==> flow/design.v (excerpt) <==
module spi_host #
	(
		parameter C_S_AXIS_TDATA_WIDTH = 32,
		parameter integer C_S_AXI_DATA_WIDTH	= 32,
		parameter integer C_S_AXI_ADDR_WIDTH	= 8,
		parameter integer SPI_CS_WIDTH	= 16
	) (
	input spi_clk_i,
	output spi_clk_o,
	output spi_clk_t,
	input spi_mosi_i,
	output spi_mosi_o,
	output spi_mosi_t,
	input spi_miso_i,
	output spi_miso_o,
	output spi_miso_t,
	input [SPI_CS_WIDTH - 1:0]spi_cs_i,
	output [SPI_CS_WIDTH - 1:0]spi_cs_o,
	output [SPI_CS_WIDTH - 1:0]spi_cs_t,
	input  s_axi_aclk,
	input  s_axi_aresetn,
	input [C_S_AXI_ADDR_WIDTH-1 : 0] s_axi_awaddr,
	input  s_axi_awvalid,
	output  s_axi_awready,
	input [C_S_AXI_DATA_WIDTH-1 : 0] s_axi_wdata,
	input  s_axi_wvalid,
	output  s_axi_wready,
	output [1 : 0] s_axi_bresp,
	output  s_axi_bvalid,
	input  s_axi_bready,
	input [C_S_AXI_ADDR_WIDTH-1 : 0] s_axi_araddr,
	input  s_axi_arvalid,
	output  s_axi_arready,
	output [C_S_AXI_DATA_WIDTH-1 : 0] s_axi_rdata,
	output [1 : 0] s_axi_rresp,
	output  s_axi_rvalid,
	input  s_axi_rready,
	output  s_axis_tready,
	input [C_S_AXIS_TDATA_WIDTH-1 : 0] s_axis_tdata,
	input  s_axis_tlast,
	input  s_axis_tvalid,
	input  m_axis_tready,
	output [C_S_AXIS_TDATA_WIDTH-1 : 0] m_axis_tdata,
	output  m_axis_tlast,
	output  m_axis_tvalid
);
Size in the first run: ~1500 cells after synthesis, ~250 flip-flops, ~220 I/O pins.
Settings: LEC_CHECK=0, CAP_MARGIN=0, CORE_MARGIN=2, CORE_UTILIZATION=72, CTS_CLUSTER_DIAMETER=47, CTS_CLUSTER_SIZE=27, GPL_ROUTABILITY_DRIVEN=1, MAX_ROUTING_LAYER=met4, PLACE_DENSITY=0.66, SETUP_SLACK_MARGIN=0.6, SLEW_MARGIN=20; clock period 4.3 ns.
run.sh (not shown) runs the stock make flow with config.mk's settings and CLKGATE_MAP_FILE=.
Change:
- CAP_MARGIN: 0 -> 20
- CORE_UTILIZATION: 72 -> 23
- CTS_CLUSTER_DIAMETER: 47 -> not set
- CTS_CLUSTER_SIZE: 27 -> not set
- GPL_ROUTABILITY_DRIVEN: 1 -> not set
- MAX_ROUTING_LAYER: met4 -> not set
- PLACE_DENSITY: 0.66 -> 0.6
- SETUP_SLACK_MARGIN: 0.6 -> not set
- clock period: 4.3 -> 11.4 ns (I/O delays scaled with it)
- routed wire length went down by about a fifth
- total power went down by well over a third
- clock-buffer cell count went up by 12
- combinational power went down by well over a third
- worst setup slack gains 3.0 ns
Change:
- CORE_UTILIZATION: 23 -> 72
- CTS_CLUSTER_DIAMETER: not set -> 40
- CTS_CLUSTER_SIZE: not set -> 38
- HOLD_SLACK_MARGIN: not set -> -0.1
- clock period: 11.4 -> 9.04 ns (I/O delays scaled with it)
After rerunning: The new run finished with timing, DRC and antenna clean; die size goes down by about 70%; via count grows by about 11%; synthesized cell count is unchanged; sequential share of layout area came out higher by 1.1 points; total power climbs by 35%; routed wire length increases by about 1%; final area shrinks by about 2.8%; core utilization increases by 59 points.

========
== old ==
Starting RTL as in the previous note.
clock: 9.04 ns
lec_check: 0
cap_margin: 20
core_margin: 2
core_utilization: 72
cts_cluster_diameter: 40
cts_cluster_size: 14
hold_slack_margin: -0.1
max_routing_layer: met4
place_density_lb_addon: 0.24
slew_margin: 20
The following lists how new was set up differently from old:
- removing PLACE_DENSITY_LB_ADDON (formerly 0.24)
- removing CTS_CLUSTER_DIAMETER (formerly 40)
- removing MAX_ROUTING_LAYER (formerly met4)
- removing HOLD_SLACK_MARGIN (formerly -0.1)
- changing CTS_CLUSTER_SIZE from 14 to 25
- changing the clock period (ns, I/O delays scaled along) from 9.04 to 4.27
Notes after the runs:
Complete run, failing final checks: new, reason negative setup slack.
Looking at leakage power, new sits about 2.5% higher than old does.
Looking at first-pass GRT wire length across old and new, the one that comes out higher is new.
new ended up with more standard cells than old.
When the final numbers for old and new were put side by side, the remaining max-slew budget at the tightest pin turned out to be greater in new.
On total of plain and repair buffers excluding clock buffers: between old and new, it ends up lower for old.
Reported for old and new, summed instance area of the synthesized netlist turned out identical to the last digit.
new against old: cell resize tally after clock tree synthesis rose 10, global routing usage on met2 saw an increase, relative contribution of the clock network to total power fell 4.3 points, final setup violation count +13.
Looking at setup slack across old and new, the one that comes out lower is new.

========
Starting RTL as in the previous note.
Design spi_host, start of the top module:
module spi_host #
	(
		parameter C_S_AXIS_TDATA_WIDTH = 32,
		parameter integer C_S_AXI_DATA_WIDTH	= 32,
		parameter integer C_S_AXI_ADDR_WIDTH	= 8,
		parameter integer SPI_CS_WIDTH	= 16
	) (
	input spi_clk_i,
	output spi_clk_o,
	output spi_clk_t,
	input spi_mosi_i,
	output spi_mosi_o,
	output spi_mosi_t,
	input spi_miso_i,
	output spi_miso_o,
	output spi_miso_t,
	input [SPI_CS_WIDTH - 1:0]spi_cs_i,
	output [SPI_CS_WIDTH - 1:0]spi_cs_o,
	output [SPI_CS_WIDTH - 1:0]spi_cs_t,
	input  s_axi_aclk,
	input  s_axi_aresetn,
	input [C_S_AXI_ADDR_WIDTH-1 : 0] s_axi_awaddr,
	input  s_axi_awvalid,
	output  s_axi_awready,
	input [C_S_AXI_DATA_WIDTH-1 : 0] s_axi_wdata,
	input  s_axi_wvalid,
	output  s_axi_wready,
	output [1 : 0] s_axi_bresp,
	output  s_axi_bvalid,
	input  s_axi_bready,
	input [C_S_AXI_ADDR_WIDTH-1 : 0] s_axi_araddr,
	input  s_axi_arvalid,
	output  s_axi_arready,
	output [C_S_AXI_DATA_WIDTH-1 : 0] s_axi_rdata,
	output [1 : 0] s_axi_rresp,
	output  s_axi_rvalid,
	input  s_axi_rready,
	output  s_axis_tready,
	input [C_S_AXIS_TDATA_WIDTH-1 : 0] s_axis_tdata,
	input  s_axis_tlast,
	input  s_axis_tvalid,
	input  m_axis_tready,
	output [C_S_AXIS_TDATA_WIDTH-1 : 0] m_axis_tdata,
	output  m_axis_tlast,
	output  m_axis_tvalid
);
==> flow/config.mk <==
export PLATFORM = sky130hd
export DESIGN_NAME = spi_host
export DESIGN_NICKNAME = spi_host
export VERILOG_FILES = /design/flow/design.v
export SDC_FILE = /design/flow/constraint.sdc
export NUM_CORES = 4
export LEC_CHECK = 0
export CAP_MARGIN = 0
export CORE_MARGIN = 2
export CORE_UTILIZATION = 71
export CTS_CLUSTER_DIAMETER = 47
export CTS_CLUSTER_SIZE = 27
export GPL_ROUTABILITY_DRIVEN = 1
export MAX_ROUTING_LAYER = met4
export PLACE_DENSITY = 0.66
export SETUP_SLACK_MARGIN = 0.69
export SLEW_MARGIN = 20
==> flow/constraint.sdc <==
create_clock -name core_clock -period 4.3 [get_ports {s_axi_aclk}]
set_input_delay 0.8600 -clock core_clock [delete_from_list [all_inputs] [get_ports {s_axi_aclk}]]
set_output_delay 0.8600 -clock core_clock [all_outputs]
set_load 0.01 [all_outputs]
The starting point produced a clean layout.
==> next run, changes <==
==> flow/config.mk (replaced) <==
export PLATFORM = sky130hd
export DESIGN_NAME = spi_host
export DESIGN_NICKNAME = spi_host
export VERILOG_FILES = /design/flow/design.v
export SDC_FILE = /design/flow/constraint.sdc
export NUM_CORES = 4
export LEC_CHECK = 0
export CAP_MARGIN = 20
export CORE_ASPECT_RATIO = 0.86
export CORE_MARGIN = 2
export CORE_UTILIZATION = 40
export PLACE_DENSITY_LB_ADDON = 0.03
export SLEW_MARGIN = 20
==> flow/constraint.sdc (replaced) <==
create_clock -name core_clock -period 10.0 [get_ports {s_axi_aclk}]
set_input_delay 2.0000 -clock core_clock [delete_from_list [all_inputs] [get_ports {s_axi_aclk}]]
set_output_delay 2.0000 -clock core_clock [all_outputs]
set_load 0.01 [all_outputs]
- setup slack gains 2.2 ns
- non-clock buffer count drops by 43
- clock skew goes down by 0.030 ns
- cell area decreases slightly
- hold slack gets better by 0.21 ns
- clock power falls by well over a third
- count of clock-buffer cells in the layout grows by 15
- critical path depth shrinks by 1
- combinational power went down by well over a third
==> next run, changes <==
--- a/flow/config.mk
+++ b/flow/config.mk
@@ -9 +8,0 @@
-export CORE_ASPECT_RATIO = 0.86
@@ -11,2 +10,3 @@
-export CORE_UTILIZATION = 40
-export PLACE_DENSITY_LB_ADDON = 0.03
+export CORE_UTILIZATION = 72
+export CTS_CLUSTER_SIZE = 24
+export PLACE_DENSITY = 0.79
==> flow/constraint.sdc (replaced) <==
create_clock -name core_clock -period 4.28 [get_ports {s_axi_aclk}]
set_input_delay 0.8560 -clock core_clock [delete_from_list [all_inputs] [get_ports {s_axi_aclk}]]
set_output_delay 0.8560 -clock core_clock [all_outputs]
set_load 0.01 [all_outputs]
=> With this change the flow ran to the end with violations: setup timing; combinational power went up to 2.7 times its value; non-clock buffer count climbs by 30; worst setup slack got worse by 2.9 ns.
==> next run, changes <==
--- a/flow/config.mk
+++ b/flow/config.mk
@@ -10,3 +10,2 @@
-export CORE_UTILIZATION = 72
-export CTS_CLUSTER_SIZE = 24
-export PLACE_DENSITY = 0.79
+export CORE_UTILIZATION = 63
+export PLACE_DENSITY = 0.6
==> flow/constraint.sdc (replaced) <==
create_clock -name core_clock -period 7.69 [get_ports {s_axi_aclk}]
set_input_delay 1.5380 -clock core_clock [delete_from_list [all_inputs] [get_ports {s_axi_aclk}]]
set_output_delay 1.5380 -clock core_clock [all_outputs]
set_load 0.01 [all_outputs]
What happened: With this change the flow completed without violations; non-clock buffer count shrinks by 30; core utilization shrinks by 13 points; wire length shrinks by a quarter to a third; final cell count grows slightly; worst hold slack gets better by 0.21 ns; worst setup slack gets better by 1.5 ns; sequential cell count does not change; combinational power shrinks by well over a third.
Power and IR drop assume default switching activity.
